==> design/flow/design.v <==
module iterator(
	clk,
	reset,
	en_ctrl, 
	i, 
	j, 
	k,
	l,
	m, 
	n,
	en_sum,
	en_save,
	fin_r,
	in_row,
	in_col
);
	parameter [8-1:0] CONV_DIM_IMG    = 32;  
	parameter [8-1:0] CONV_DIM_OUT    = 32;  
	parameter [8-1:0] CONV_DIM_KERNEL = 5;   
	parameter [8-1:0] CONV_OUT_CH     = 32;  
	parameter [8-1:0] CONV_DIM_CH     = 3;
	parameter [8-1:0] STRIDE          = 1;
	parameter [8-1:0] PADDING         = 2;
	input clk;
	input en_ctrl;
	input reset;
	output en_sum;
	output en_save;
	output reg fin_r;
	output reg [8-1:0] i;
	output reg [8-1:0] j; 
	output reg [8-1:0] k; 
	output reg [8-1:0] m; 
	output reg [8-1:0] n; 
	output reg [8-1:0] l; 
	output signed [8-1:0]  in_row, in_col;
	reg fin, finish;
	wire cond;
	assign in_row = (STRIDE * j) + m - PADDING;
	assign in_col = (STRIDE * k) + n - PADDING;
	assign cond   = en_ctrl & ~fin_r;
	assign en_sum = (en_ctrl && (l < CONV_DIM_CH) && (in_row >= 8'd0 && in_col >= 8'd0 && in_row < CONV_DIM_IMG && in_col < CONV_DIM_IMG)) ? 1'b1 : 1'b0;
	assign en_save = (m > 8'd0 || n > 8'd0) ? 1'b0 : (j < 8'd2) ? 1'd1 : (l == 8'd0) ? 1'd1 : 1'b0; 
	always @(posedge clk) begin
		if(reset) begin
			fin <= 0;
			fin_r <= 0;
		end else begin
			fin <= finish;
			fin_r <= fin;
		end
	end
	always @(posedge clk) begin
		if(reset) begin
			i <= 0;
			j <= 0;
			k <= 0;
			l <= 0;
			m <= 0;
			n <= 0;
			finish <= 0;
		end else if(cond) begin
		    if(en_sum) begin
				l <= l + 8'd1;
			end else begin
				l <= 0;
				n <= n + 8'd1;
				if(n == (CONV_DIM_KERNEL-1)) begin
			    	n <= 8'b0;
			    	m <= m + 8'b1;
			    	if(m == (CONV_DIM_KERNEL-1)) begin
			    		m <= 0;
			       		k <= k + 8'b1;
			       		if(k == (CONV_DIM_OUT-1)) begin
			           		k <= 0;
			           		j <= j + 8'b1;
			           		if(j == (CONV_DIM_OUT-1)) begin
				           		j <= 0;
				           		i <= i + 8'b1;
				           		if(i == (CONV_OUT_CH-1)) begin
				            		i <= 0;
					          		finish <= 1;
				           		end
				   	    	end
			           	end
		           	end
			    end
			end
		end
	end
endmodule
module addr_generator(
    clk,
    reset,
    enable,
    en_save,
    i,
    j,
    k,
    l,
    m,
    n,
    s_addr,
    w_addr,
    b_addr,
    save_addr
);
    parameter [8-1:0] CONV_DIM_IMG    = 32;
	parameter [8-1:0] CONV_DIM_KERNEL = 5;
	parameter [8-1:0] CONV_DIM_CH     = 3;
    parameter [8-1:0] CONV_OUT_CH     = 32;
    parameter [8-1:0] CONV_DIM_OUT    = 32;
    parameter [8-1:0] STRIDE          = 1;
    parameter [8-1:0] PADDING         = 2;
    parameter [8-1:0] KSIZE           = 4;
    input clk;
    input reset;
    input enable;
    input en_save;
    input [8-1:0] i;
    input [8-1:0] j;
    input [8-1:0] k;
    input [8-1:0] m;
    input [8-1:0] n;
    input [8-1:0] l;
    output reg [16-1:0] s_addr;
    output reg [16-1:0] w_addr;
    output reg [16-1:0] save_addr;
    output reg [16-1:0] b_addr;
    always @(posedge clk) begin
        if(reset) begin
            s_addr <= 0;
            w_addr <= 0;
            b_addr <= 0;
        end else if(enable) begin
            s_addr <= (((((STRIDE * j) + m - PADDING) * CONV_DIM_IMG) + ((STRIDE * k) + n - PADDING)) * CONV_DIM_CH) + l;
            w_addr <= (i * CONV_DIM_CH * CONV_DIM_KERNEL * CONV_DIM_KERNEL) + (((m * CONV_DIM_KERNEL) + (n)) * CONV_DIM_CH) + l;
            b_addr <= i;
        end
    end
    reg [7:0] i_r, j_r, k_r;
    reg [7:0] i_r1, j_r1, k_r1;
    always @(posedge clk) begin
        if (reset) begin
            i_r <= 0;
            j_r <= 0;
            k_r <= 0;
            i_r1 <= 0;
            j_r1 <= 0;
            k_r1 <= 0;
        end else begin
            i_r  <= i;
            i_r1 <= i_r;
            j_r <= j;
            j_r1 <= j_r;
            k_r <= k;
            k_r1 <= k_r;
        end
    end
    always @(posedge clk) begin
        if (reset) begin
            save_addr <= 0;
        end else if(en_save) begin
            if (j == 0 && k == 0) begin
                save_addr <= i_r1 + (((j_r1 * CONV_DIM_OUT) + (k_r1)) * CONV_OUT_CH);
            end else begin
                save_addr <= i + (((j * CONV_DIM_OUT) + (k[KSIZE:0]-1'b1)) * CONV_OUT_CH);
            end
        end
    end
endmodule  
module conv_ctrl(
    clk,
    reset,
    en_ctrl,
    s_addr,
    w_addr,
    b_addr,
    save_addr,
    en_sum,
    en_save,
    en_write,
    s_convout,
    en_sat,
    en_mac,
    en_mult_r,
    finish
);
    parameter [8-1:0] CONV_DIM_IMG    = 32;
    parameter [8-1:0] CONV_DIM_OUT    = 32;    
    parameter [8-1:0] CONV_DIM_KERNEL = 5;     
    parameter [8-1:0] CONV_DIM_CH     = 3;    
    parameter [8-1:0] CONV_OUT_CH     = 32;   
    parameter [8-1:0] STRIDE          = 1;    
    parameter [8-1:0] PADDING         = 2;    
    parameter [8-1:0] KSIZE           = 4;
    localparam [2:0] START     = 0;
    localparam [2:0] ITERATING = 1;
    localparam [2:0] SAVE      = 2;
    localparam [2:0] END       = 3;
    input clk;
    input reset;
    input en_ctrl;
    output [16-1:0] s_addr;
    output [16-1:0] w_addr;
    output [16-1:0] save_addr;
    output [16-1:0] b_addr;
    output finish;
    output en_sum, en_save;
    output en_mult_r;
    output reg en_write, en_mac, en_sat, s_convout;
    wire [8-1:0] i, j, k, l, m, n;
    wire signed [8-1:0] in_row, in_col;
    reg en_read;
    assign en_mult_r = (k >= 8'd2 || j == 8'd2) ? 1'b1 
                     : (k == 8'd1 || j == 8'd1) ? 1'b0 
                     : (m > 8'd0  || n > 8'd0) ? 1'b0 : 1'b1; 
    always @(posedge clk) begin
        if (reset) begin
            en_read   <= 1'b0;
            en_write  <= 1'b0;
            s_convout <= 1'b0;
            en_mac    <= 1'b0; 
            en_sat    <= 1'b0;
        end else if (en_ctrl) begin
            en_read   <= en_sum;
            en_mac    <= en_read;
            s_convout <= en_save;
            en_sat    <= en_save;
            en_write  <= en_sat;
        end
    end
    iterator #(
        .CONV_DIM_IMG(CONV_DIM_IMG),
        .CONV_DIM_OUT(CONV_DIM_OUT),
        .CONV_DIM_KERNEL(CONV_DIM_KERNEL),
        .CONV_OUT_CH(CONV_OUT_CH),
        .CONV_DIM_CH(CONV_DIM_CH),
        .STRIDE(STRIDE),
        .PADDING(PADDING)
    ) iter (
        .clk(clk),
        .reset(reset),
        .en_ctrl(en_ctrl),
        .i(i),
        .j(j),
        .k(k),
        .l(l),
        .m(m),
        .n(n),
        .en_sum(en_sum),
        .en_save(en_save),    
        .fin_r(finish),
        .in_row(in_row),
        .in_col(in_col)
    );
    addr_generator #(
        .CONV_DIM_IMG(CONV_DIM_IMG),
        .CONV_DIM_KERNEL(CONV_DIM_KERNEL),
        .CONV_DIM_CH(CONV_DIM_CH),
        .CONV_DIM_OUT(CONV_DIM_OUT),
        .CONV_OUT_CH(CONV_OUT_CH),
        .STRIDE(STRIDE),
        .PADDING(PADDING),
        .KSIZE(KSIZE)
    ) address_generator (
        .clk(clk),
        .reset(reset),
        .enable(en_sum),
        .en_save(s_convout),
        .i(i),
        .j(j),
        .k(k),
        .l(l),
        .m(m),
        .n(n),
        .s_addr(s_addr),
        .w_addr(w_addr),
        .b_addr(b_addr),
        .save_addr(save_addr)
    );
endmodule
module sig_altmult_accum
(
	input [7:0] dataa,
	input [7:0] datab,
	input clk, aclr, clken, sload,
	output signed [17:0] adder_out
);
	reg	signed [17:0] old_result;
	reg signed [17:0] accum_out;
	wire signed [17:0] multa;
	reg sload_reg;
	assign multa = $signed(dataa) * $signed(datab);
	always @ (accum_out, sload_reg)
	begin
		if (sload_reg)
			old_result <= 0;
		else
			old_result <= accum_out;
	end
	assign adder_out = accum_out;
	always @ (posedge clk)
	begin
		if (aclr)
		begin
			sload_reg <= 0;
			accum_out <= 0;
		end
		else if (clken)
		begin
			sload_reg <= sload;
			accum_out <= old_result + multa;
		end
	end
endmodule
module convolve(
    clk,
    reset,
    clken,
    s_convout,
    en_sat,
    en_mult_r,
    bias,
    signal,
    weight,
    convout
);
    parameter BIAS_SHIFT = 6;
    parameter OUT_SHIFT  = 9;
    input  clk, reset, clken, s_convout, en_sat, en_mult_r;
    input  [7:0] signal, weight;
    input  [7:0] bias;
    output wire signed [7:0] convout;
    wire signed [17:0] adder_out;
    reg signed  [17:0] conv_temp;
    sig_altmult_accum mac(
        .clk(clk),
        .aclr(reset | s_convout),
        .clken(clken),
        .sload(s_convout),
        .dataa(signal),
        .datab(weight),
        .adder_out(adder_out)
    );
    reg signed [17:0] multa_r;
    always @(posedge clk) begin
        if(reset) begin
            multa_r <= 18'b0;
        end else if(en_mult_r) begin
            if (clken && s_convout) begin
                multa_r <= $signed(signal) * $signed(weight);
            end
        end else begin
            multa_r <= 18'b0;
        end
    end
    always @(posedge clk) begin
        if(reset) begin
            conv_temp <= 18'b0;
        end else if(en_sat) begin
            conv_temp <= (adder_out + multa_r + ($signed(bias) <<< BIAS_SHIFT)) >>> OUT_SHIFT;
        end
    end
    assign convout = (conv_temp >  18'sd127) ?  8'd127  :
                     (conv_temp < -18'sd128) ? -8'd128  : conv_temp[7:0];
endmodule
module conv_engine(
    input         clk,
    input         reset,
    input         en_ctrl,
    output [15:0] s_addr,
    output [15:0] w_addr,
    output [15:0] b_addr,
    input  [7:0]  signal,
    input  [7:0]  weight,
    input  [7:0]  bias,
    output [15:0] save_addr,
    output [7:0]  convout,
    output        en_write,
    output        finish
);
    wire s_convout, en_save, en_sum;
    wire en_mac, en_sat, en_mult_r;
    conv_ctrl groundctrl (
        .clk(clk),
        .reset(reset),
        .en_ctrl(en_ctrl),
        .s_addr(s_addr),
        .w_addr(w_addr),
        .b_addr(b_addr),
        .save_addr(save_addr),
        .en_sum(en_sum),
        .en_save(en_save),
        .en_write(en_write),
        .s_convout(s_convout),
        .en_sat(en_sat),
        .en_mac(en_mac),
        .en_mult_r(en_mult_r),
        .finish(finish)
    );
    convolve conv (
        .clk(clk),
        .reset(reset),
        .clken(en_mac),
        .s_convout(en_write),
        .en_sat(en_sat),
        .en_mult_r(en_mult_r),
        .bias(bias),
        .signal(signal),
        .weight(weight),
        .convout(convout)
    );
endmodule
==> design/flow/run.sh <==
#!/bin/bash
# the make line also repeats each setting of config.mk as NAME=value (left out here)
make -C /OpenROAD-flow-scripts/flow DESIGN_CONFIG=/design/flow/config.mk WORK_HOME=/design/flow/orfs CLKGATE_MAP_FILE= finish
==> design/flow/config.mk <==
export PLATFORM = sky130hd
export DESIGN_NAME = conv_engine
export DESIGN_NICKNAME = conv_engine
export VERILOG_FILES = /design/flow/design.v
export SDC_FILE = /design/flow/constraint.sdc
export NUM_CORES = 4
export LEC_CHECK = 0
export CAP_MARGIN = 5
export CORE_ASPECT_RATIO = 0.87
export CORE_MARGIN = 2
export CORE_UTILIZATION = 72
export CTS_CLUSTER_DIAMETER = 26
export MAX_ROUTING_LAYER = met4
export SETUP_SLACK_MARGIN = -0.35
export SLEW_MARGIN = 20
export TNS_END_PERCENT = 5
==> design/flow/constraint.sdc <==
create_clock -name core_clock -period 5.8 [get_ports {clk}]
set_input_delay 1.1600 -clock core_clock [delete_from_list [all_inputs] [get_ports {clk}]]
set_output_delay 1.1600 -clock core_clock [all_outputs]
set_load 0.01 [all_outputs]
==> flow_summary.toml, run 1 <==
# flow metrics
[worst_hold_path]
hp-start = "groundctrl.address_generator.k_r[4]"
whs_endpoint = "groundctrl.address_generator.k_r1[4]"
hold_depth = 1
hp-class = "reg2reg"

[synthesis]
top_cell_area_share = 0.2268
top_cells_by_count = "inv_1 (261), ha_1 (231), dfxtp_1 (199), nand2_1 (180), nor2_1 (161)"
synth-async-reset-ratio = 0
ys_sh_adder = 0.3008
syn_area_um2 = 17560
ys_seq_share = 0.2268
edf_count = 0
synth.largest_area_cell = "dfxtp_1"
synth_cells = 2049
muxShareOfSynthArea = 0.01667
top_logic_kind = "adder cells"
yosysWarnings = 5
ff_type = "dfxtp_1"
synth.area.top_cells = "dfxtp_1 (23%), ha_1 (16%), fa_1 (14%)"
syn_avg_cell_area_um2 = 8.572
synthAoiAreaFrac = 0.1380
simple_gate_area_frac = 0.1684
yosys_area_um2 = 17560
ys_sh_xor = 0.07394
yosys.cell_count.top_type = "inv_1"
yosys_cells = 2049
synth_cell_types = 77
ys_seq_elements = 199

[flow_run]
cap_viol_max_count = 0
tool_warnings = 44

[power]
clock_power_mw = 1.24
peakVddDrop_v = 0.0003861
finalPower_mw = 6.854
p_comb_mw = 4.22
pg_seq_mw = 1.39
power_leader = "combinational cells"
pwr-share-clk = 0.181
power.net_switching_mw = 2.832
p_comb_frac = 0.616
seqPwrFrac = 0.203
p_per_area_nw_per_um2 = 327.0
p_leak_nw = 9.562
power.internal_mw = 4.022
power.share.switching = 0.4132

[sta]
slew_headroom = 0.3568
fin_crit_sh = 1.082
fmax_mhz = 159.3
rsz0062_at_grt = "yes"
finClkSkew_ns = 0.02175
tightest_slew_ns = 0.9628
maxSlewViolCount = 0
hold_viol = 0
report.final.setup_viol = 11
period_minus_slack_ns = 6.278
tns_ns = -2.423
setup_ws_ns = -0.4779

[setup_path]
r2r_slack_ns = -0.16
critPathArrivalTime_ns = 6.65
max_stage_delay_ns = 0.54
worstPathCellList = "buf_4 > nand2_2 > fa_1 > inv_1 > fa_1 > inv_1 > fa_1 > fa_1 > inv_2 > ha_4 > o21ai_1 > o21a_1 > o31ai_2 > xor2_1 > ha_1 > nand2_2 > inv_1 > a22o_1 > o31ai_4 > buf_6 > xnor3_1 > o21ai_1 > a32oi_1 > nor2_1"
ff2ff_path_depth = 25
start_kind = "primary input"
cpMostUsedCell = "fa_1"
r2r-start = "groundctrl.iter.i[1]"
path_depth = 24
path_max_fanout = 8
path_buffers = 6
critPathLaunch = "weight[1]"
crit_required_ns = 6.17
worstSetupPathType = "in2reg"
crit_end = "conv.mac.accum_out[15]"
cp-end-kind = "flop"
worstReg2RegEnd = "groundctrl.address_generator.w_addr[13]"
crit_path_top_delay_cell = "fa_1"
critPathTopFamily = "adder cells"

[global_routing]
grt_use_total = 0.3900
grt_pass1_vias = 15484
overflow = 0
grt_antenna_before_repair = 1
grt_pass1_wl_um = 76450
grt_max_degree = 86

[cells_and_area]
final_cells = 2606
syn2layout_area_growth_pct = 19.35
nets = 2639
regArea_um2 = 3989
logic_area_um2 = 12830
finish.instance_area_um2 = 20960
fillers = 1288

[route]
routed_wl_um = 50600
via_per_inst = 6.076
firstDrtPassIters = 6
drtIter0Drc = 1664
postRouteAntennaNets = 0
via_count = 15833
drc = 0
routedWlPerCell_um = 19.42

[floorplan]
die_w_um = 171.5
die_h_um = 149.7
num_io_pins = 101
core-area_um2 = 24070
fp_util = 0.7297
chip_area_um2 = 25660
rows = 53

[clock_tree]
cts.htree.levels = 4
clock_latency_ns = 0.46
cts_tree = "yes"
cts-root-buf = "clkbuf_16"
clock-sinks = 199
clk_path_buf_depth = 2
cts_buffers = 17
clk_pin_slew_ns = 0.09

[placement]
place.gp.congestion = 0.9479
dp_cells = 2555
dp_slack_ns = -1.339
placed_cell_area_um2 = 19770
port-buffer-count = 92
dp_hpwl_um = 36370

[run_status]
so_faults = "negative setup slack"
status = "complete, but fails checks"
layer usage:
layer / wire, µm / vias up / track usage / share of wire
li1: - / 7264 / - / -
met5: 0 / - / - / 0
met2: 22740 / 852 / 0.6030 / 0.45
met1: 20840 / 7520 / 0.5045 / 0.41
met4: 2255 / 0 / 0.1381 / 0.045
met3: 4767 / 197 / 0.08834 / 0.094
per-stage QoR:
step / utilization / hold slack (ns)
after floorplan: - / 0.4138
after global placement: 0.8211 / 0.4186
after detailed placement: 0.8211 / 0.4276
after CTS: 0.8506 / 0.4469
after global routing: 0.8708 / 0.4583
final: 0.8708 / 0.4432
area by class of cell:
type,instances,share of cell area
inverter,262,0.04691
sequential,199,0.1903
clock buffer,19,0.02161
tap,330,0.01970
timing repair buffer,256,0.1026
antenna,1,0.0001194
multi-input combinational,1526,0.6119
clock inverter,13,0.006864
timing repair:
| action | CTS | global route |
|---|---|---|
| pin swaps | 19 | 64 |
| setup endpoints to repair | 6 | 13 |
| hold buffers | 0 | 0 |
| hold endpoints to repair | 0 | 0 |
| buffers inserted | 8 | 12 |
| gates resized | 30 | 163 |
==> run 2: changes to the inputs <==
Settings changed: ABC_AREA set to 1, CAP_MARGIN 5 to 20, CORE_ASPECT_RATIO 0.87 to not set, CORE_UTILIZATION 72 to 70, CTS_CLUSTER_DIAMETER 26 to not set, CTS_CLUSTER_SIZE set to 16, MAX_ROUTING_LAYER met4 to not set, SETUP_SLACK_MARGIN -0.35 to -0.36, TNS_END_PERCENT 5 to not set.
Clock period 5.8 ns to 5.24 ns, I/O delays scaled along.
==> flow_summary.toml, run 2 <==
# flow metrics
[run_status]
status = "complete, but fails checks"
so_faults = "negative setup slack"

[synthesis]
yosysWarnings = 5
top_cells_by_count = "inv_1 (475), nand2_1 (362), ha_1 (231), a21oi_1 (223), dfxtp_1 (199)"
ys_seq_elements = 199
ys_seq_share = 0.2186
syn_avg_cell_area_um2 = 7.540
ys_sh_xor = 0.06474
ys_sh_adder = 0.2893
syn_area_um2 = 18220
synth_cell_types = 53
edf_count = 0
synth.largest_area_cell = "dfxtp_1"
synth_cells = 2417
ff_type = "dfxtp_1"
yosys_area_um2 = 18220
synth-async-reset-ratio = 0
yosys.cell_count.top_type = "inv_1"
top_logic_kind = "adder cells"
simple_gate_area_frac = 0.1797
synthAoiAreaFrac = 0.1268
muxShareOfSynthArea = 0
top_cell_area_share = 0.2186
yosys_cells = 2417
synth.area.top_cells = "dfxtp_1 (22%), ha_1 (16%), fa_1 (13%)"

[clock_tree]
clk_pin_slew_ns = 0.09
cts_buffers = 17
cts-root-buf = "clkbuf_16"
cts_tree = "yes"
clock-sinks = 199
clock_latency_ns = 0.47
cts.htree.levels = 4
clk_path_buf_depth = 2

[floorplan]
num_io_pins = 101
core-area_um2 = 25840
chip_area_um2 = 27340
die_w_um = 165.4
die_h_um = 165.4
rows = 59
fp_util = 0.7054

[setup_path]
critPathArrivalTime_ns = 6.64
ff2ff_path_depth = 23
worstSetupPathType = "reg2reg"
critPathLaunch = "groundctrl.iter.m[3]"
critPathTopFamily = "adder cells"
r2r-start = "groundctrl.iter.m[3]"
path_depth = 23
cp-end-kind = "flop"
r2r_slack_ns = -1.09
worstReg2RegEnd = "groundctrl.address_generator.w_addr[12]"
worstPathCellList = "ha_4 > fa_1 > ha_4 > a21oi_4 > nand2_2 > a21oi_2 > o21bai_1 > a21oi_1 > o21ai_1 > buf_4 > buf_4 > a21o_1 > a21oi_1 > fa_1 > fa_1 > inv_1 > ha_1 > ha_1 > nand2_1 > nand2_1 > a21oi_2 > xor2_2 > a21oi_1"
crit_required_ns = 5.55
crit_end = "groundctrl.address_generator.w_addr[12]"
path_max_fanout = 5
crit_path_top_delay_cell = "a21oi_1"
max_stage_delay_ns = 0.71
start_kind = "flop"
path_buffers = 3

[power]
clock_power_mw = 1.40
p_comb_mw = 5.05
p_leak_nw = 11.18
peakVddDrop_v = 0.0004308
power_leader = "combinational cells"
p_per_area_nw_per_um2 = 359.4
power.net_switching_mw = 3.472
pwr-share-clk = 0.175
power.internal_mw = 4.555
p_comb_frac = 0.629
seqPwrFrac = 0.196
power.share.switching = 0.4325
pg_seq_mw = 1.57

[global_routing]
use_met1 = 0.3936
met2_usage = 0.6725
met3_usage = 0.04995
grt_pass1_wl_um = 78860
top_usage_layer = "met2"
grt_use_total = 0.3606
grt_max_degree = 100
overflow = 0
grt_pass1_vias = 17288
grt_antenna_before_repair = 0

[worst_hold_path]
whs_endpoint = "groundctrl.address_generator.j_r1[3]"
hold_depth = 2
hp-class = "reg2reg"
hp-start = "groundctrl.address_generator.j_r[3]"

[sta]
tightest_slew_ns = 1.161
rsz0062_at_grt = "yes"
report.final.setup_viol = 16
fmax_mhz = 158.0
fin_crit_sh = 1.208
hold_viol = 0
maxSlewViolCount = 0
tns_ns = -7.945
slew_headroom = 0.2262
setup_ws_ns = -1.090
finClkSkew_ns = 0.02157
period_minus_slack_ns = 6.330

[flow_run]
cap_viol_max_count = 0
tool_warnings = 45

[cells_and_area]
finish.instance_area_um2 = 22340
nets = 3048
syn2layout_area_growth_pct = 22.56

[placement]
dp_slack_ns = -1.410
dp_hpwl_um = 36640
placed_cell_area_um2 = 20790
port-buffer-count = 92
place.gp.congestion = 0.9446

[route]
via_per_inst = 5.850
routedWlPerCell_um = 18.13
drtIter0Drc = 1671
antenna_cells_inserted = 0
via_count = 17660
postRouteAntennaNets = 0
firstDrtPassIters = 6
drc = 0
routed_wl_um = 54750
run 2: area by class of cell:
class,instances,area [µm²]
well taps,335,419.2
clock buffers,18,439.2
fillers,1409,3501
repair buffers,307,2515
flip-flops and latches,199,3998
clock inverters,14,161.4
multi-input cells,1664,12980
inverters,482,1823
run 2: per-stage QoR:
stage          cells    util  power (mW)  hold slack (ns)
5_1_grt         3019  0.8645       8.493           0.4210
3_5_place_dp    2959  0.8046       5.803           0.3950
6_report        3019  0.8645       8.027           0.4018
2_1_floorplan   2424       -       4.257           0.3883
4_1_cts         3004  0.8356       7.341           0.4065
3_3_place_gp    2959  0.8046       5.704           0.3898
run 2: timing repair:
item / 4_1_cts / 5_1_grt
pin swaps: 45 / 94
hold endpoints to repair: 0 / 0
buffers inserted: 13 / 19
endpoints found under the setup margin: 17 / 18
gates resized: 103 / 160
hold buffers: 0 / 0
run 2: per-layer routing:
| layer | part of all wire | up-vias |
|---|---|---|
| li1 | - | 8186 |
| met1 | 0.37 | 8345 |
| met2 | 0.50 | 835 |
| met3 | 0.059 | 294 |
| met4 | 0.067 | 0 |
| met5 | 0 | - |
==> run 3: changes to the inputs <==
Settings changed: ABC_AREA 1 to not set, CAP_MARGIN 20 to 35, CELL_PAD_IN_SITES_GLOBAL_PLACEMENT set to 0, CORE_ASPECT_RATIO set to 0.58, CORE_UTILIZATION 70 to 34, CTS_CLUSTER_SIZE 16 to 99, HOLD_SLACK_MARGIN set to -0.07, PLACE_DENSITY_LB_ADDON set to 0.12, SETUP_SLACK_MARGIN -0.36 to 2.65, SLEW_MARGIN 20 to 35, TNS_END_PERCENT set to 55.
Clock period 5.24 ns to 10.4 ns, I/O delays scaled along.
==> flow_summary.toml, run 3 <==
# flow metrics
[synthesis]
top_cell_area_share = 0.2268
syn_area_um2 = 17560
ys_seq_share = 0.2268
yosys_area_um2 = 17560
synth.area.top_cells = "dfxtp_1 (23%), ha_1 (16%), fa_1 (14%)"
simple_gate_area_frac = 0.1684
ys_sh_xor = 0.07394
synth.largest_area_cell = "dfxtp_1"
synth-async-reset-ratio = 0
yosysWarnings = 5
edf_count = 0
yosys.cell_count.top_type = "inv_1"
ys_seq_elements = 199
top_logic_kind = "adder cells"
synth_cell_types = 77
ys_sh_adder = 0.3008
muxShareOfSynthArea = 0.01667
top_cells_by_count = "inv_1 (261), ha_1 (231), dfxtp_1 (199), nand2_1 (180), nor2_1 (161)"
yosys_cells = 2049
syn_avg_cell_area_um2 = 8.572
synth_cells = 2049
ff_type = "dfxtp_1"
synthAoiAreaFrac = 0.1380

[worst_hold_path]
hp-start = "groundctrl.address_generator.k_r[2]"
hp-class = "reg2reg"
hold_depth = 1
whs_endpoint = "groundctrl.address_generator.k_r1[2]"

[placement]
dp_hpwl_um = 37550
placed_cell_area_um2 = 19130
place.gp.congestion = 0.8662
port-buffer-count = 92

[setup_path]
ff2ff_path_depth = 24
r2r-start = "groundctrl.iter.i[0]"
worstSetupPathType = "in2reg"
path_buffers = 5
start_kind = "primary input"
cpMostUsedCell = "fa_1"
worstReg2RegEnd = "groundctrl.address_generator.w_addr[13]"
worstPathCellList = "dlygate4sd2_1 > nand2_1 > fa_1 > inv_1 > fa_1 > inv_1 > fa_1 > fa_1 > inv_1 > ha_1 > a21oi_2 > o21bai_1 > a21oi_2 > o21ai_1 > a211o_1 > a21oi_1 > xnor2_1 > ha_1 > or3_1 > o31ai_4 > buf_4 > o311ai_2 > a41o_1 > a31o_2"
critPathTopFamily = "adder cells"
crit_path_top_delay_cell = "fa_1"
crit_required_ns = 10.76
path_max_fanout = 8
cp-end-kind = "flop"
path_depth = 24
critPathLaunch = "signal[6]"
crit_end = "conv.mac.accum_out[17]"
critPathArrivalTime_ns = 7.82
max_stage_delay_ns = 0.54
r2r_slack_ns = 3.89

[power]
pwr-share-clk = 0.231
clock_power_mw = 0.686
finalPower_mw = 2.973
p_per_area_nw_per_um2 = 150.1
power_leader = "combinational cells"
power.internal_mw = 1.738
pg_seq_mw = 0.778
p_comb_frac = 0.507
p_comb_mw = 1.51
peakVddDrop_v = 0.0001080
power.net_switching_mw = 1.235
seqPwrFrac = 0.262
p_leak_nw = 8.802
power.share.switching = 0.4154

[floorplan]
die_w_um = 302.4
num_io_pins = 101
die_h_um = 177.1
core-area_um2 = 51080
rows = 63
fp_util = 0.3439
chip_area_um2 = 53560

[clock_tree]
cts-root-buf = "clkbuf_16"
cts.htree.levels = 4
clk_pin_slew_ns = 0.08
clock-sinks = 199
cts_tree = "yes"
cts_buffers = 17
clock_latency_ns = 0.46
clk_path_buf_depth = 2
holdBufCountCts = 0

[route]
antenna_cells_inserted = 0
via_count = 13778
drc = 0
routedWlPerCell_um = 16.41
postRouteAntennaNets = 0
drtIter0Drc = 870
via_per_inst = 4.907
firstDrtPassIters = 5
routed_wl_um = 46090

[flow_run]
cap_viol_max_count = 0
tool_warnings = 40

[cells_and_area]
syn2layout_area_growth_pct = 12.72
nets = 2490
finish.instance_area_um2 = 19800

[global_routing]
grt_pass1_wl_um = 73750
overflow = 0
grt_pass1_vias = 13128
grt_use_total = 0.1763
grt_max_degree = 62
grt_antenna_before_repair = 3

[sta]
period_minus_slack_ns = 7.458
maxSlewViolCount = 0
slew_headroom = 0.4419
report.final.setup_viol = 0
rsz0062_at_grt = "no"
tightest_slew_ns = 0.8363
fin_crit_sh = 0.7171
fmax_mhz = 134.1
hold_viol = 0
finClkSkew_ns = 0.01484
tns_ns = 0

[run_status]
status = "finished clean"
[run 3: stage by stage]
| step | worst slack, ns | hold WS [ns] | utilization | cells |
|---|---|---|---|---|
| floorplan | 2.974 | 0.4138 | - | 2056 |
| CTS | 2.655 | 0.4377 | 0.3867 | 2805 |
| global placement | 1.769 | 0.4207 | 0.3742 | 2772 |
| finish | 2.942 | 0.4315 | 0.3876 | 2808 |
| detailed placement | 1.537 | 0.4220 | 0.3745 | 2773 |
| global route | 2.654 | 0.4444 | 0.3876 | 2808 |
[run 3: per-layer routing]
metal  share of wire  wire (µm)  track usage  up-vias
met5               0          0            0        -
met4          0.0079        362      0.03366        0
met3           0.048       2234      0.03351       19
met2            0.37      16950       0.2284      248
met1            0.58      26540       0.2906     6528
li1                -          -            -     6983
[run 3: repair_timing]
item / CTS / global route
setup endpoints to repair: 4 / 4
pin swaps: 1 / 4
endpoints found under the hold margin: 0 / 0
buffers inserted: 0 / 3
gates resized: 22 / 35
[run 3: cell type report]
type / count / area (µm²)
well taps: 682 / 853.3
flip-flops and latches: 199 / 3984
clock buffers: 18 / 429.2
inverters: 262 / 983.4
multi-input cells: 1526 / 12400
fillers: 5216 / 31280
clock inverters: 14 / 153.9
repair buffers: 107 / 999.7
==> run 4: changes to the inputs <==
Settings changed: CAP_MARGIN 35 to 30, CELL_PAD_IN_SITES_GLOBAL_PLACEMENT 0 to not set, CORE_ASPECT_RATIO 0.58 to 1.46, CORE_MARGIN 2 to 7, CORE_UTILIZATION 34 to 56, CTS_CLUSTER_DIAMETER set to 301, CTS_CLUSTER_SIZE 99 to 49, HOLD_SLACK_MARGIN -0.07 to 0.3, PLACE_DENSITY set to 0.37, PLACE_DENSITY_LB_ADDON 0.12 to not set, SETUP_SLACK_MARGIN 2.65 to -0.99, SLEW_MARGIN 35 to 20, TNS_END_PERCENT 55 to 20.
Clock period 10.4 ns to 10.0 ns, I/O delays scaled along.
==> flow_summary.toml, run 4 <==
# flow metrics
[global_routing]
grt_use_total = 0.2279
grt_antenna_before_repair = 0
use_met1 = 0.2378
overflow = 0
grt_max_degree = 57
grt_pass1_vias = 14140
met3_usage = 0.02920
top_usage_layer = "met2"
met2_usage = 0.4419
grt_pass1_wl_um = 68540

[clock_tree]
cts_resized = 0
cts-root-buf = "clkbuf_16"
clk_pin_slew_ns = 0.08
post_cts_buffers = 0
clk_path_buf_depth = 2
cts_buffers = 17
cts_tree = "yes"
clock-sinks = 199
cts.htree.levels = 4
holdBufCountCts = 0
clock_latency_ns = 0.46

[synthesis]
top_cells_by_count = "inv_1 (261), ha_1 (231), dfxtp_1 (199), nand2_1 (180), nor2_1 (161)"
yosys.cell_count.top_type = "inv_1"
ys_sh_xor = 0.07394
synth-async-reset-ratio = 0
yosysWarnings = 5
synth.largest_area_cell = "dfxtp_1"
ff_type = "dfxtp_1"
ys_seq_share = 0.2268
yosys_cells = 2049
top_cell_area_share = 0.2268
edf_count = 0
ys_seq_elements = 199
synth_cell_types = 77
ys_sh_adder = 0.3008
top_logic_kind = "adder cells"
synthAoiAreaFrac = 0.1380
synth_cells = 2049
simple_gate_area_frac = 0.1684
yosys_area_um2 = 17560
syn_area_um2 = 17560
muxShareOfSynthArea = 0.01667
synth.area.top_cells = "dfxtp_1 (23%), ha_1 (16%), fa_1 (14%)"
syn_avg_cell_area_um2 = 8.572

[route]
via_count = 13892
routed_wl_um = 41320
firstDrtPassIters = 5
routedWlPerCell_um = 16.37
drc = 0
via_per_inst = 5.504
drtIter0Drc = 425
antenna_cells_inserted = 0
postRouteAntennaNets = 0

[power]
clock_power_mw = 0.678
power_leader = "combinational cells"
peakVddDrop_v = 0.0001211
power.share.switching = 0.4006
p_per_area_nw_per_um2 = 148.8
p_comb_frac = 0.482
power.net_switching_mw = 1.152
pwr-share-clk = 0.236
power.internal_mw = 1.724
seqPwrFrac = 0.282
p_comb_mw = 1.39
p_leak_nw = 8.693
pg_seq_mw = 0.811

[setup_path]
crit_path_top_delay_cell = "clkdlybuf4s50_1"
worstSetupPathType = "in2reg"
critPathArrivalTime_ns = 8.57
path_depth = 22
critPathLaunch = "weight[4]"
cp-end-kind = "flop"
path_max_fanout = 8
crit_required_ns = 10.36
crit_end = "conv.mac.accum_out[17]"
critPathTopFamily = "AND-OR/OR-AND gates"
worstReg2RegEnd = "groundctrl.address_generator.w_addr[13]"
max_stage_delay_ns = 0.63
worstPathCellList = "clkdlybuf4s50_1 > nand2_1 > fa_1 > fa_1 > fa_1 > fa_1 > inv_1 > ha_1 > a21o_1 > a21oi_1 > o21bai_1 > a21oi_1 > o21ai_0 > a21oi_1 > xnor2_1 > ha_1 > nand2_1 > a2111oi_0 > o31ai_1 > o311ai_0 > a21oi_1 > a31o_2"
ff2ff_path_depth = 24
start_kind = "primary input"
r2r-start = "groundctrl.iter.i[0]"
path_buffers = 2
r2r_slack_ns = 3.47

[cells_and_area]
finish.instance_area_um2 = 19330
nets = 2488
logic_area_um2 = 12290
syn2layout_area_growth_pct = 10.08
fillers = 2799
regArea_um2 = 3984

[sta]
report.final.setup_viol = 0
fmax_mhz = 121.8
fin_crit_sh = 0.8213
finClkSkew_ns = 0.01472
tightest_slew_ns = 0.8151
period_minus_slack_ns = 8.213
slew_headroom = 0.4566
setup_ws_ns = 1.787
maxSlewViolCount = 0
tns_ns = 0
fin_hold_ws_ns = 0.4361
hold_viol = 0
rsz0062_at_grt = "no"

[flow_run]
tool_warnings = 42
cap_viol_max_count = 0

[run_status]
status = "finished clean"

[floorplan]
die_h_um = 228.0
core-area_um2 = 30940
num_io_pins = 101
die_w_um = 160.6
fp_util = 0.5677
chip_area_um2 = 36610
rows = 78

[placement]
dp_hpwl_um = 33230
port-buffer-count = 92
place.gp.congestion = 0.8918
placed_cell_area_um2 = 18760
dp_slack_ns = 1.359

[worst_hold_path]
whs_endpoint = "groundctrl.address_generator.j_r1[1]"
hold_depth = 1
hp-class = "reg2reg"
hp-start = "groundctrl.address_generator.j_r[1]"
==> run 4: area by class of cell <==
type                       count  area share
clock inverter                14    0.006989
timing repair buffer         105     0.05261
sequential                   199      0.2060
multi-input combinational   1526      0.6354
tap                          400     0.02588
clock buffer                  18     0.02220
inverter                     262     0.05086
==> run 4: routing by layer <==
metal	wire length, µm	vias up
li1	-	6958
met1	15700	6665
met2	22720	201
met3	1062	68
met4	1831	0
met5	0	-
==> run 4: stage by stage <==
stage	power, mW	instances	util
detailed placement	2.229	2491	0.6064
global route	3.094	2524	0.6250
global placement	2.203	2490	0.6062
CTS	2.914	2523	0.6246
floorplan	1.905	2056	-
finish	2.877	2524	0.6250
==> run 5: changes to the inputs <==
Settings changed: CAP_MARGIN 30 to 10, CELL_PAD_IN_SITES_GLOBAL_PLACEMENT set to 3, CORE_ASPECT_RATIO 1.46 to not set, CORE_MARGIN 7 to 3, CORE_UTILIZATION 56 to 40, CTS_CLUSTER_DIAMETER 301 to 364, CTS_CLUSTER_SIZE 49 to not set, GPL_ROUTABILITY_DRIVEN set to 0, HOLD_SLACK_MARGIN 0.3 to not set, PLACE_DENSITY 0.37 to not set, PLACE_DENSITY_LB_ADDON set to 0.23, SETUP_SLACK_MARGIN -0.99 to not set, SLEW_MARGIN 20 to 40, TNS_END_PERCENT 20 to not set.
==> flow_summary.toml, run 5 <==
# flow metrics
[global_routing]
grt_use_total = 0.1926
grt_pass1_wl_um = 71590
grt_max_degree = 73
overflow = 0
grt_antenna_before_repair = 0
grt_pass1_vias = 13135

[setup_path]
path_buffers = 2
worstPathCellList = "clkdlybuf4s50_1 > nand2_1 > fa_1 > fa_1 > fa_1 > fa_1 > inv_1 > ha_1 > a21o_1 > a21oi_1 > o21bai_1 > a21oi_1 > o21ai_0 > a21oi_1 > xnor2_1 > ha_1 > nand2_1 > a2111oi_0 > o31ai_1 > o311ai_0 > a21oi_1 > a31o_2"
worstReg2RegEnd = "groundctrl.address_generator.w_addr[13]"
path_max_fanout = 8
path_depth = 22
ff2ff_path_depth = 25
r2r_slack_ns = 3.34
worstSetupPathType = "in2reg"
cp-end-kind = "flop"
crit_required_ns = 10.37
critPathTopFamily = "AND-OR/OR-AND gates"
r2r-start = "groundctrl.iter.i[0]"
crit_end = "conv.mac.accum_out[17]"
start_kind = "primary input"
critPathArrivalTime_ns = 8.50
critPathLaunch = "weight[4]"
crit_path_top_delay_cell = "clkdlybuf4s50_1"
max_stage_delay_ns = 0.64

[synthesis]
syn_avg_cell_area_um2 = 8.572
ys_sh_adder = 0.3008
ys_seq_elements = 199
yosys_cells = 2049
top_cell_area_share = 0.2268
synth_cells = 2049
top_logic_kind = "adder cells"
syn_area_um2 = 17560
yosys_area_um2 = 17560
yosys.cell_count.top_type = "inv_1"
synth.area.top_cells = "dfxtp_1 (23%), ha_1 (16%), fa_1 (14%)"
ys_seq_share = 0.2268
synthAoiAreaFrac = 0.1380
ff_type = "dfxtp_1"
muxShareOfSynthArea = 0.01667
ys_sh_xor = 0.07394
simple_gate_area_frac = 0.1684
top_cells_by_count = "inv_1 (261), ha_1 (231), dfxtp_1 (199), nand2_1 (180), nor2_1 (161)"
synth_cell_types = 77
edf_count = 0
synth-async-reset-ratio = 0
synth.largest_area_cell = "dfxtp_1"
yosysWarnings = 5

[flow_run]
tool_warnings = 40
cap_viol_max_count = 0

[clock_tree]
holdBufCountCts = 0
clock-sinks = 199
cts_tree = "yes"
post_cts_buffers = 0
cts-root-buf = "clkbuf_16"
clock_latency_ns = 0.48
clk_path_buf_depth = 2
cts.htree.levels = 4
cts_resized = 0
clk_pin_slew_ns = 0.07
cts_buffers = 17

[route]
antenna_cells_inserted = 0
routed_wl_um = 43760
routedWlPerCell_um = 16.18
drtIter0Drc = 634
postRouteAntennaNets = 0
via_per_inst = 5.011
firstDrtPassIters = 7
drc = 0
via_count = 13554

[worst_hold_path]
whs_endpoint = "groundctrl.address_generator.i_r1[0]"
hp-start = "groundctrl.address_generator.i_r[0]"
hp-class = "reg2reg"
hold_depth = 1

[sta]
hold_viol = 0
report.final.setup_viol = 0
maxSlewViolCount = 0
tns_ns = 0
rsz0062_at_grt = "no"
tightest_slew_ns = 0.8183
setup_ws_ns = 1.864
fin_crit_sh = 0.8136
fmax_mhz = 122.9
period_minus_slack_ns = 8.136
finClkSkew_ns = 0.01824
slew_headroom = 0.4474

[power]
pg_seq_mw = 0.808
power.share.switching = 0.3899
peakVddDrop_v = 0.0001102
p_per_area_nw_per_um2 = 149.0
power.net_switching_mw = 1.138
power_leader = "combinational cells"
p_comb_frac = 0.476
p_leak_nw = 8.706
p_comb_mw = 1.39
seqPwrFrac = 0.277
pwr-share-clk = 0.247
power.internal_mw = 1.781
clock_power_mw = 0.721

[floorplan]
core-area_um2 = 43270
fp_util = 0.4060
die_h_um = 215.6
num_io_pins = 101
chip_area_um2 = 46460
rows = 76
die_w_um = 215.6

[placement]
dp_hpwl_um = 34940
port-buffer-count = 92
dp_slack_ns = 1.365

[cells_and_area]
syn2layout_area_growth_pct = 11.55
nets = 2486

[run_status]
status = "finished clean"
run 5: final cells by class:
cell class              instances  area, µm²
multi-input cells            1526      12290
well taps                     585      732.0
fillers                      4334      23670
clock inverters                10      138.9
repair buffers                103       1005
clock buffers                  20      456.7
flip-flops and latches        199       3984
inverters                     262      983.4
run 5: metal layers:
layer	wire length, µm	GRT usage	part of all wire
met3	1120	0.02999	0.026
met5	0	0	0
met4	335	0.03900	0.0077
met1	23420	0.2899	0.54
met2	18880	0.2924	0.43
run 5: through the flow:
stage	instance area [µm²]	hold WS (ns)	util	power, mW	std cells
after floorplan	17590	0.4138	-	1.905	2056
final	19590	0.4332	0.4529	2.919	2705
after global routing	19590	0.4509	0.4529	3.180	2705
after CTS	19590	0.4346	0.4527	2.960	2705
after global placement	18980	0.4159	0.4386	2.219	2674
after detailed placement	18990	0.4220	0.4389	2.214	2675
==> run 6: changes to the inputs <==
Settings changed: ABC_AREA set to 0, CAP_MARGIN 10 to 20, CELL_PAD_IN_SITES_GLOBAL_PLACEMENT 3 to not set, CORE_MARGIN 3 to 2, CORE_UTILIZATION 40 to 69, CTS_CLUSTER_DIAMETER 364 to not set, CTS_CLUSTER_SIZE set to 33, GPL_ROUTABILITY_DRIVEN 0 to not set, GPL_TIMING_DRIVEN set to 1, HOLD_SLACK_MARGIN set to -0.05, PLACE_DENSITY_LB_ADDON 0.23 to 0.11, SLEW_MARGIN 40 to 25, TNS_END_PERCENT set to 70.
Clock period 10.0 ns to 5.05 ns, I/O delays scaled along.
==> flow_summary.toml, run 6 <==
# flow metrics
[synthesis]
ys_sh_xor = 0.07394
synth_cells = 2049
synth.area.top_cells = "dfxtp_1 (23%), ha_1 (16%), fa_1 (14%)"
synth_cell_types = 77
synth.largest_area_cell = "dfxtp_1"
yosys_area_um2 = 17560
simple_gate_area_frac = 0.1684
syn_avg_cell_area_um2 = 8.572
top_cells_by_count = "inv_1 (261), ha_1 (231), dfxtp_1 (199), nand2_1 (180), nor2_1 (161)"
yosys.cell_count.top_type = "inv_1"
synthAoiAreaFrac = 0.1380
top_cell_area_share = 0.2268
edf_count = 0
muxShareOfSynthArea = 0.01667
yosys_cells = 2049
ys_sh_adder = 0.3008
top_logic_kind = "adder cells"
syn_area_um2 = 17560
ff_type = "dfxtp_1"
synth-async-reset-ratio = 0
ys_seq_elements = 199
yosysWarnings = 5
ys_seq_share = 0.2268

[placement]
dp_slack_ns = -1.873
dp_hpwl_um = 35560
port-buffer-count = 92
dp_cells = 2650
place.gp.congestion = 0.9102

[run_status]
status = "did not finish"
error = "[ERROR GRT-0232] Routing congestion too high. Check the congestion heatmap in the GUI."
stop_stage = "5_1_grt"

[clock_tree]
cts_buffers = 17
clk_path_buf_depth = 2
cts-root-buf = "clkbuf_16"
holdBufCountCts = 0
cts.htree.levels = 4
clock-sinks = 199

[floorplan]
num_io_pins = 101
die_h_um = 163.6
die_w_um = 163.6
chip_area_um2 = 26750
rows = 58
core-area_um2 = 25110
fp_util = 0.6995

[global_routing]
grt_use_total = 0.7266
overflow = 15
-- run 6: timing repair --
| action | 4_1_cts |
|---|---|
| resized | 238 |
| pin swaps | 146 |
| setup endpoints to repair | 26 |
| buffers inserted | 31 |
-- run 6: routing by layer --
layer,track usage,overflow
met1,0.7231,0
met2,0.9097,8
met3,0.5531,0
met4,0.7448,7
met5,0.1686,0
-- run 6: metrics by stage --
stage | setup TNS, ns | hold slack [ns] | instance area (µm²) | utilization
floorplan | -4.024 | 0.4138 | 17980 | -
global placement | -19.07 | 0.4152 | 20790 | 0.8281
detailed placement | -22.92 | 0.4204 | 20790 | 0.8281
CTS | -6.059 | 0.4329 | 22360 | 0.8905
==> run 7: changes to the inputs <==
Settings changed: CORE_UTILIZATION 69 to 49, CTS_CLUSTER_DIAMETER set to 234, CTS_CLUSTER_SIZE 33 to 98, GPL_TIMING_DRIVEN 1 to 0, SETUP_SLACK_MARGIN set to 1.05, SLEW_MARGIN 25 to 10, TNS_END_PERCENT 70 to 5.
Clock period 5.05 ns to 5.33 ns, I/O delays scaled along.
==> flow_summary.toml, run 7 <==
# flow metrics
[sta]
slew_headroom = 0.3484
fmax_mhz = 169.6
finClkSkew_ns = 0.01364
maxSlewViolCount = 0
hold_viol = 0
rsz0062_at_grt = "yes"
period_minus_slack_ns = 5.896
setup_ws_ns = -0.5664
fin_crit_sh = 1.106
tightest_slew_ns = 0.9701
report.final.setup_viol = 11

[placement]
port-buffer-count = 90
dp_hpwl_um = 37020
place.gp.congestion = 0.9079
dp_cells = 2607
dp_slack_ns = -2.023

[clock_tree]
clk_pin_slew_ns = 0.09
clock_latency_ns = 0.47
cts.htree.levels = 4
cts-root-buf = "clkbuf_16"
cts_buffers = 17
clk_path_buf_depth = 2
holdBufCountCts = 0
cts_tree = "yes"
clock-sinks = 199

[worst_hold_path]
hp-start = "groundctrl.address_generator.i_r[1]"
hp-class = "reg2reg"
hold_depth = 1
whs_endpoint = "groundctrl.address_generator.i_r1[1]"

[setup_path]
cpMostUsedCell = "fa_1"
worstSetupPathType = "in2reg"
path_max_fanout = 6
critPathTopFamily = "adder cells"
max_stage_delay_ns = 0.53
crit_path_top_delay_cell = "fa_1"
cp-end-kind = "flop"
critPathLaunch = "weight[7]"
crit_end = "conv.mac.accum_out[17]"
path_depth = 23
critPathArrivalTime_ns = 6.27
start_kind = "primary input"
ff2ff_path_depth = 23
r2r-start = "groundctrl.iter.k[1]"
crit_required_ns = 5.70
worstReg2RegEnd = "groundctrl.address_generator.s_addr[15]"
r2r_slack_ns = -0.21
path_buffers = 7
worstPathCellList = "buf_8 > clkinvlp_4 > fa_1 > inv_1 > fa_1 > inv_1 > fa_1 > fa_1 > inv_2 > ha_4 > o21ai_2 > o21a_1 > buf_4 > o31ai_4 > nor2_2 > xnor2_2 > buf_4 > ha_4 > or3_4 > o31ai_4 > o311ai_2 > a41o_1 > a31o_2"

[cells_and_area]
fillers = 3114
syn2layout_area_growth_pct = 23.57
nets = 2600
final_cells = 2697

[run_status]
so_faults = "negative setup slack"
status = "complete, but fails checks"

[floorplan]
rows = 69
fp_util = 0.4962
num_io_pins = 101
die_h_um = 193.3
chip_area_um2 = 37380
die_w_um = 193.3
core-area_um2 = 35400

[synthesis]
syn_avg_cell_area_um2 = 8.572
ys_seq_elements = 199
ff_type = "dfxtp_1"
synth_cell_types = 77
ys_sh_xor = 0.07394
synth-async-reset-ratio = 0
ys_seq_share = 0.2268
synth.largest_area_cell = "dfxtp_1"
top_cell_area_share = 0.2268
yosys_area_um2 = 17560
top_logic_kind = "adder cells"
synth.area.top_cells = "dfxtp_1 (23%), ha_1 (16%), fa_1 (14%)"
ys_sh_adder = 0.3008
synth_cells = 2049
simple_gate_area_frac = 0.1684
edf_count = 0
synthAoiAreaFrac = 0.1380
muxShareOfSynthArea = 0.01667
top_cells_by_count = "inv_1 (261), ha_1 (231), dfxtp_1 (199), nand2_1 (180), nor2_1 (161)"
yosysWarnings = 5
yosys.cell_count.top_type = "inv_1"
syn_area_um2 = 17560
yosys_cells = 2049

[global_routing]
overflow = 0
grt_pass1_wl_um = 75510
grt_max_degree = 23
grt_use_total = 0.2520
grt_antenna_before_repair = 0
grt_pass1_vias = 14581

[route]
routed_wl_um = 48400
postRouteAntennaNets = 0
wl_met2_um = 25080
wl_met1_um = 19290
firstDrtPassIters = 5
drtIter0Drc = 807
routedWlPerCell_um = 17.95
antenna_cells_inserted = 0
drc = 0
via_per_inst = 5.468
via_count = 14747
wl_met3_um = 1694
top_layer = "met4"

[flow_run]
tool_warnings = 43
cap_viol_max_count = 0

[power]
p_comb_frac = 0.576
pg_seq_mw = 1.51
p_leak_nw = 9.434
p_per_area_nw_per_um2 = 318.1
seqPwrFrac = 0.219
power.net_switching_mw = 2.813
clock_power_mw = 1.41
peakVddDrop_v = 0.0003809
pwr-share-clk = 0.205
power_leader = "combinational cells"
power.internal_mw = 4.091
power.share.switching = 0.4074
p_comb_mw = 3.98
run 7: layout make-up:
type | count | area (µm²) | share of cell area
tap | 461 | 576.8 | 0.02658
inverter | 262 | 992.2 | 0.04571
timing repair buffer | 148 | 1370 | 0.06312
sequential | 199 | 4025 | 0.1854
clock buffer | 17 | 425.4 | 0.01960
buffer | 69 | 416.7 | 0.01920
multi-input combinational | 1526 | 13680 | 0.6304
clock inverter | 15 | 215.2 | 0.009915
run 7: per-layer routing:
| metal | vias up | GRT usage |
|---|---|---|
| met5 | - | 0 |
| met4 | 0 | 0.1190 |
| met3 | 108 | 0.03086 |
| met2 | 353 | 0.4529 |
| met1 | 7114 | 0.2980 |
| li1 | 7172 | - |
run 7: stage by stage:
step / area, µm² / TNS, ns / utilization / hold WS [ns] / power, mW
floorplan: 17700 / -3.182 / - / 0.4138 / 3.710
global placement: 19180 / -25.80 / 0.5419 / 0.4194 / 4.355
detailed placement: 19180 / -27.69 / 0.5419 / 0.4212 / 4.416
CTS: 20720 / -4.786 / 0.5855 / 0.4410 / 6.790
global route: 21700 / -5.427 / 0.6132 / 0.4557 / 7.347
finish: 21700 / -2.828 / 0.6132 / 0.4389 / 6.904
run 7: timing repair:
action | 4_1_cts | 5_1_grt
pin swaps | 93 | 140
endpoints found under the setup margin | 102 | 99
gates resized | 256 | 160
buffers inserted | 27 | 30
==> run 8: changes to the inputs <==
Settings changed: ABC_AREA 0 to 1, CAP_MARGIN 20 to 0, CORE_UTILIZATION 49 to 70, CTS_CLUSTER_DIAMETER 234 to 102, CTS_CLUSTER_SIZE 98 to not set, GPL_TIMING_DRIVEN 0 to not set, HOLD_SLACK_MARGIN -0.05 to not set, PLACE_DENSITY_LB_ADDON 0.11 to not set, SETUP_SLACK_MARGIN 1.05 to 0.57, SLEW_MARGIN 10 to 20, TNS_END_PERCENT 5 to not set.
Clock period 5.33 ns to 5.31 ns, I/O delays scaled along.
==> flow_summary.toml, run 8 <==
# flow metrics
[clock_tree]
cts_tree = "yes"
cts_buffers = 17
cts-root-buf = "clkbuf_16"
clk_path_buf_depth = 2
clock_latency_ns = 0.47
clock-sinks = 199
clk_pin_slew_ns = 0.10
cts.htree.levels = 4

[setup_path]
cp-end-kind = "flop"
worstSetupPathType = "reg2reg"
crit_end = "groundctrl.address_generator.w_addr[12]"
max_stage_delay_ns = 0.59
crit_required_ns = 5.63
r2r_slack_ns = -0.63
path_depth = 26
path_max_fanout = 5
critPathTopFamily = "adder cells"
start_kind = "flop"
critPathLaunch = "groundctrl.iter.i[1]"
worstReg2RegEnd = "groundctrl.address_generator.w_addr[12]"
ff2ff_path_depth = 26
crit_path_top_delay_cell = "fa_1"
critPathArrivalTime_ns = 6.26
r2r-start = "groundctrl.iter.i[1]"
path_buffers = 3

[power]
power_leader = "combinational cells"
finalPower_mw = 9.396
power.net_switching_mw = 4.175
p_comb_mw = 6.45
pwr-share-clk = 0.148
power.internal_mw = 5.221
power.share.switching = 0.4444
seqPwrFrac = 0.166
pg_seq_mw = 1.56
peakVddDrop_v = 0.0004773
p_leak_nw = 11.40
p_comb_frac = 0.686
clock_power_mw = 1.39
p_per_area_nw_per_um2 = 396.7

[synthesis]
synth_cells = 2417
yosysWarnings = 5
ys_seq_share = 0.2186
synth_cell_types = 53
synth.area.top_cells = "dfxtp_1 (22%), ha_1 (16%), fa_1 (13%)"
syn_avg_cell_area_um2 = 7.540
ys_seq_elements = 199
ys_sh_xor = 0.06474
ff_type = "dfxtp_1"
yosys_area_um2 = 18220
synth.largest_area_cell = "dfxtp_1"
top_logic_kind = "adder cells"
ys_sh_adder = 0.2893
edf_count = 0
top_cells_by_count = "inv_1 (475), nand2_1 (362), ha_1 (231), a21oi_1 (223), dfxtp_1 (199)"
synthAoiAreaFrac = 0.1268
simple_gate_area_frac = 0.1797
syn_area_um2 = 18220
top_cell_area_share = 0.2186
muxShareOfSynthArea = 0
yosys.cell_count.top_type = "inv_1"
synth-async-reset-ratio = 0
yosys_cells = 2417

[sta]
fin_crit_sh = 1.118
tightest_slew_ns = 1.236
fin_hold_ws_ns = 0.3996
fmax_mhz = 168.4
slew_headroom = 0.1761
period_minus_slack_ns = 5.937
hold_viol = 0
maxSlewViolCount = 0
report.final.setup_viol = 19
rsz0062_at_grt = "yes"
finClkSkew_ns = 0.02166
setup_ws_ns = -0.6273

[cells_and_area]
utilization = 0.9167
fillers = 1029
final_cells = 3028
finish.instance_area_um2 = 23680
syn2layout_area_growth_pct = 29.95
nets = 3056
logic_area_um2 = 14120
regArea_um2 = 4023

[flow_run]
cap_viol_max_count = 0
tool_warnings = 45

[run_status]
status = "complete, but fails checks"
so_faults = "negative setup slack"

[worst_hold_path]
hp-start = "groundctrl.address_generator.j_r[4]"
whs_endpoint = "groundctrl.address_generator.j_r1[4]"
hold_depth = 2
hp-class = "reg2reg"

[global_routing]
overflow = 0
grt_antenna_before_repair = 1
grt_max_degree = 100
grt_use_total = 0.3842
grt_pass1_vias = 17434
grt_pass1_wl_um = 82770

[floorplan]
core-area_um2 = 25840
die_h_um = 165.4
die_w_um = 165.4
num_io_pins = 101
fp_util = 0.7054
chip_area_um2 = 27340
rows = 59

[route]
drc = 0
drtIter0Drc = 2823
routed_wl_um = 69880
via_per_inst = 6.512
firstDrtPassIters = 8
routedWlPerCell_um = 23.08
postRouteAntennaNets = 0
via_count = 19719

[placement]
port-buffer-count = 92
place.gp.congestion = 1.005
placed_cell_area_um2 = 20750
dp_hpwl_um = 37540
dp_cells = 2910
-- run 8: stage by stage --
step                setup WS (ns)  TNS [ns]
global route              -0.8664    -10.75
finish                    -0.6273    -6.971
detailed placement         -1.335    -13.30
floorplan                 -0.4440    -1.570
CTS                       -0.3856    -1.838
global placement           -1.148    -10.71
-- run 8: layer usage --
metal	vias to the layer above	wire length [µm]	global-route usage	part of all wire
li1	8211	-	-	-
met1	8956	22150	0.4253	0.32
met2	1771	31990	0.6966	0.46
met3	781	7800	0.06244	0.11
met4	0	7938	0.2214	0.11
met5	-	0	0	0
-- run 8: layout make-up --
cell class,count,area share
Multi-Input combinational cell,1664,0.5963
Sequential cell,199,0.1698
Timing Repair Buffer,315,0.1126
Inverter,482,0.07750
Clock buffer,17,0.01796
Tap cell,335,0.01770
Clock inverter,15,0.008030
Antenna cell,1,0.0001057
-- run 8: timing repair --
action                                  CTS  global route
pin swaps                               126           165
resized                                 219           222
endpoints found under the setup margin   39            33
hold buffers                              0             0
buffers inserted                         41            44
==> run 9: changes to the inputs <==
Settings changed: ABC_AREA 1 to 0, CAP_MARGIN 0 to 20, CORE_MARGIN 2 to 8, CORE_UTILIZATION 70 to 59, CTS_CLUSTER_DIAMETER 102 to 223, CTS_CLUSTER_SIZE set to 78, GPL_TIMING_DRIVEN set to 1, HOLD_SLACK_MARGIN set to -0.05, PLACE_DENSITY_LB_ADDON set to 0.11, SETUP_SLACK_MARGIN 0.57 to -0.44, SLEW_MARGIN 20 to 10, TNS_END_PERCENT set to 5.
Clock period 5.31 ns to 5.33 ns, I/O delays scaled along.
==> flow_summary.toml, run 9 <==
# flow metrics
[run_status]
status = "complete, but fails checks"
so_faults = "negative setup slack"

[synthesis]
ys_sh_adder = 0.3008
synth.largest_area_cell = "dfxtp_1"
synth_cells = 2049
simple_gate_area_frac = 0.1684
synthAoiAreaFrac = 0.1380
syn_area_um2 = 17560
ff_type = "dfxtp_1"
top_cell_area_share = 0.2268
yosys_area_um2 = 17560
top_cells_by_count = "inv_1 (261), ha_1 (231), dfxtp_1 (199), nand2_1 (180), nor2_1 (161)"
ys_sh_xor = 0.07394
yosys.cell_count.top_type = "inv_1"
ys_seq_elements = 199
syn_avg_cell_area_um2 = 8.572
synth_cell_types = 77
ys_seq_share = 0.2268
muxShareOfSynthArea = 0.01667
synth-async-reset-ratio = 0
yosysWarnings = 5
synth.area.top_cells = "dfxtp_1 (23%), ha_1 (16%), fa_1 (14%)"
edf_count = 0
yosys_cells = 2049
top_logic_kind = "adder cells"

[floorplan]
die_w_um = 188.5
fp_util = 0.5958
rows = 63
num_io_pins = 101
chip_area_um2 = 35550
core-area_um2 = 29480
die_h_um = 188.5

[sta]
fmax_mhz = 168.0
period_minus_slack_ns = 5.954
report.final.setup_viol = 16
hold_viol = 0
rsz0062_at_grt = "yes"
finClkSkew_ns = 0.01433
fin_crit_sh = 1.117
tightest_slew_ns = 0.9897
tns_ns = -5.141
slew_headroom = 0.3352
maxSlewViolCount = 0
fin_hold_ws_ns = 0.4337
setup_ws_ns = -0.6241

[setup_path]
crit_path_top_delay_cell = "fa_1"
critPathTopFamily = "adder cells"
crit_end = "conv.mac.accum_out[17]"
r2r_slack_ns = -0.50
path_buffers = 4
path_max_fanout = 6
worstReg2RegEnd = "groundctrl.address_generator.w_addr[15]"
r2r-start = "groundctrl.iter.i[1]"
ff2ff_path_depth = 25
worstSetupPathType = "in2reg"
crit_required_ns = 5.69
critPathLaunch = "signal[1]"
max_stage_delay_ns = 0.54
cp-end-kind = "flop"
path_depth = 25
critPathArrivalTime_ns = 6.32
start_kind = "primary input"

[flow_run]
tool_warnings = 43
cap_viol_max_count = 0

[clock_tree]
cts_tree = "yes"
cts-root-buf = "clkbuf_16"
cts.htree.levels = 4
clock-sinks = 199
clk_pin_slew_ns = 0.09
clock_latency_ns = 0.47
cts_buffers = 17
clk_path_buf_depth = 2

[power]
power.internal_mw = 4.335
power.net_switching_mw = 2.774
seqPwrFrac = 0.213
p_comb_mw = 4.28
p_per_area_nw_per_um2 = 326.6
clock_power_mw = 1.31
p_leak_nw = 10.06
finalPower_mw = 7.109
p_comb_frac = 0.602
pg_seq_mw = 1.52
pwr-share-clk = 0.185
peakVddDrop_v = 0.0002713
power_leader = "combinational cells"
power.share.switching = 0.3902

[route]
drc = 0
firstDrtPassIters = 6
postRouteAntennaNets = 0
antenna_cells_inserted = 0
routedWlPerCell_um = 16.49
via_per_inst = 5.524
drtIter0Drc = 792
routed_wl_um = 45740
via_count = 15317

[global_routing]
grt_antenna_before_repair = 0
grt_max_degree = 70
grt_use_total = 0.2538
grt_pass1_wl_um = 74550
grt_pass1_vias = 15714
overflow = 0

[cells_and_area]
syn2layout_area_growth_pct = 23.91
fillers = 2260
nets = 2747

[worst_hold_path]
whs_endpoint = "groundctrl.address_generator.k_r1[0]"
hp-class = "reg2reg"
hp-start = "groundctrl.address_generator.k_r[0]"
hold_depth = 1

[placement]
place.gp.congestion = 0.9382
port-buffer-count = 92
dp_hpwl_um = 35940
[run 9: metrics by stage]
stage	util	cells	setup slack, ns	area (µm²)
floorplan	-	2056	-0.6824	17700
global placement	0.7019	2725	-1.559	20690
detailed placement	0.7019	2725	-1.663	20690
CTS	0.7292	2767	-0.5235	21500
global route	0.7382	2773	-0.7447	21760
finish	0.7382	2773	-0.6241	21760
[run 9: area by class of cell]
type	count	area, µm²	area share
clock inverters	15	156.4	0.007186
repair buffers	364	2923	0.1343
inverters	262	987.2	0.04536
multi-input cells	1526	12790	0.5879
clock buffers	17	425.4	0.01955
well taps	390	488.0	0.02242
flip-flops and latches	199	3989	0.1833
[run 9: routing by layer]
layer | global-route usage | up-vias | routed length, µm
met4 | 0.1061 | 0 | 1537
li1 | - | 7493 | -
met5 | 0 | - | 0
met2 | 0.4801 | 298 | 24540
met3 | 0.02921 | 96 | 1454
met1 | 0.2825 | 7430 | 18210
[run 9: timing repair]
action | 4_1_cts | 5_1_grt
pin swaps | 58 | 44
gates resized | 112 | 46
hold buffers | 0 | 0
buffers inserted | 11 | 9
setup endpoints to repair | 15 | 14
==> run 10: changes to the inputs <==
Settings changed: ABC_AREA 0 to not set, CAP_MARGIN 20 to 40, CORE_MARGIN 8 to 2, CORE_UTILIZATION 59 to 72, CTS_CLUSTER_DIAMETER 223 to 102, CTS_CLUSTER_SIZE 78 to not set, GPL_TIMING_DRIVEN 1 to not set, HOLD_SLACK_MARGIN -0.05 to not set, PLACE_DENSITY_LB_ADDON 0.11 to not set, SETUP_SLACK_MARGIN -0.44 to not set, SLEW_MARGIN 10 to 20, TNS_END_PERCENT 5 to not set.
Clock period 5.33 ns to 5.92 ns, I/O delays scaled along.
==> flow_summary.toml, run 10 <==
# flow metrics
[floorplan]
core-area_um2 = 24110
die_h_um = 160.2
rows = 57
chip_area_um2 = 25660
num_io_pins = 101
fp_util = 0.7286
die_w_um = 160.2

[worst_hold_path]
hold_depth = 1
whs_endpoint = "groundctrl.address_generator.k_r1[1]"
hp-start = "groundctrl.address_generator.k_r[1]"
hp-class = "reg2reg"

[setup_path]
cp-end-kind = "flop"
max_stage_delay_ns = 0.63
worstSetupPathType = "in2reg"
worstReg2RegEnd = "groundctrl.address_generator.w_addr[13]"
crit_required_ns = 6.26
r2r_slack_ns = -0.03
critPathTopFamily = "adder cells"
path_depth = 25
start_kind = "primary input"
crit_end = "conv.mac.accum_out[17]"
ff2ff_path_depth = 24
path_max_fanout = 7
critPathArrivalTime_ns = 6.56
r2r-start = "groundctrl.iter.i[1]"
critPathLaunch = "weight[4]"
path_buffers = 9
crit_path_top_delay_cell = "fa_1"

[synthesis]
yosys_cells = 2049
ys_sh_adder = 0.3008
synth-async-reset-ratio = 0
syn_avg_cell_area_um2 = 8.572
simple_gate_area_frac = 0.1684
yosys.cell_count.top_type = "inv_1"
yosys_area_um2 = 17560
synth_cell_types = 77
ys_sh_xor = 0.07394
synth.largest_area_cell = "dfxtp_1"
ys_seq_share = 0.2268
edf_count = 0
top_logic_kind = "adder cells"
synth.area.top_cells = "dfxtp_1 (23%), ha_1 (16%), fa_1 (14%)"
synthAoiAreaFrac = 0.1380
syn_area_um2 = 17560
yosysWarnings = 5
top_cell_area_share = 0.2268
muxShareOfSynthArea = 0.01667
synth_cells = 2049
ys_seq_elements = 199
ff_type = "dfxtp_1"
top_cells_by_count = "inv_1 (261), ha_1 (231), dfxtp_1 (199), nand2_1 (180), nor2_1 (161)"

[sta]
fin_crit_sh = 1.051
period_minus_slack_ns = 6.222
slew_headroom = 0.4343
fmax_mhz = 160.7
finClkSkew_ns = 0.01156
report.final.setup_viol = 6
hold_viol = 0
rsz0062_at_grt = "yes"
setup_ws_ns = -0.3016
tightest_slew_ns = 0.8465
maxSlewViolCount = 0

[route]
routed_wl_um = 49440
drtIter0Drc = 1149
drc = 0
via_count = 15642
postRouteAntennaNets = 0
firstDrtPassIters = 8
antenna_cells_inserted = 0
via_per_inst = 6.058
routedWlPerCell_um = 19.15

[global_routing]
grt_pass1_vias = 15626
grt_antenna_before_repair = 0
overflow = 0
grt_use_total = 0.3597
grt_max_degree = 75
grt_pass1_wl_um = 74920

[power]
clock_power_mw = 1.23
p_per_area_nw_per_um2 = 325.0
pg_seq_mw = 1.36
power.internal_mw = 4.124
power.share.switching = 0.4004
peakVddDrop_v = 0.0002879
power.net_switching_mw = 2.753
p_leak_nw = 9.529
power_leader = "combinational cells"
seqPwrFrac = 0.198
p_comb_mw = 4.28
p_comb_frac = 0.622
pwr-share-clk = 0.180

[clock_tree]
holdBufCountCts = 0
clk_path_buf_depth = 2
clock-sinks = 199
clock_latency_ns = 0.45
cts-root-buf = "clkbuf_16"
cts.htree.levels = 4
cts_tree = "yes"
clk_pin_slew_ns = 0.08
cts_buffers = 17

[run_status]
status = "complete, but fails checks"
so_faults = "negative setup slack"

[placement]
port-buffer-count = 92
place.gp.congestion = 0.9918
placed_cell_area_um2 = 19580
dp_cells = 2522
dp_hpwl_um = 34420

[flow_run]
cap_viol_max_count = 0
tool_warnings = 45

[cells_and_area]
final_cells = 2582
syn2layout_area_growth_pct = 20.47
finish.instance_area_um2 = 21160
nets = 2622
==> run 10: metal layers <==
layer  track usage  up-vias  part of all wire
met2        0.6625      709              0.51
met3       0.04545      237             0.056
met4        0.1912        0             0.068
met5             0        -                 0
li1              -     7223                 -
met1        0.4054     7473              0.37
==> run 10: cell type report <==
cell class | instances | area, µm²
repair buffers | 239 | 2096
well taps | 324 | 405.4
inverters | 262 | 989.7
flip-flops and latches | 199 | 3989
clock inverters | 15 | 185.2
fillers | 1263 | 2947
clock buffers | 17 | 425.4
multi-input cells | 1526 | 13070
==> run 10: through the flow <==
step / utilization / TNS (ns) / power (mW) / hold slack, ns / setup WS (ns)
2_1_floorplan: - / -0.3935 / 3.340 / 0.4138 / -0.2104
3_3_place_gp: 0.8120 / -7.705 / 4.415 / 0.4151 / -1.102
3_5_place_dp: 0.8122 / -9.009 / 4.517 / 0.4256 / -1.252
4_1_cts: 0.8524 / -0.02115 / 6.220 / 0.4414 / -0.02115
5_1_grt: 0.8778 / -2.378 / 7.155 / 0.4495 / -0.4883
6_report: 0.8778 / -0.9377 / 6.877 / 0.4392 / -0.3016
==> run 10: repair_timing <==
action | 4_1_cts | 5_1_grt
setup endpoints to repair | 13 | 12
resized | 149 | 99
setup buffers | 13 | 14
pin swaps | 78 | 34
Power figures rest on the tool's default switching activity, not on a simulated workload.
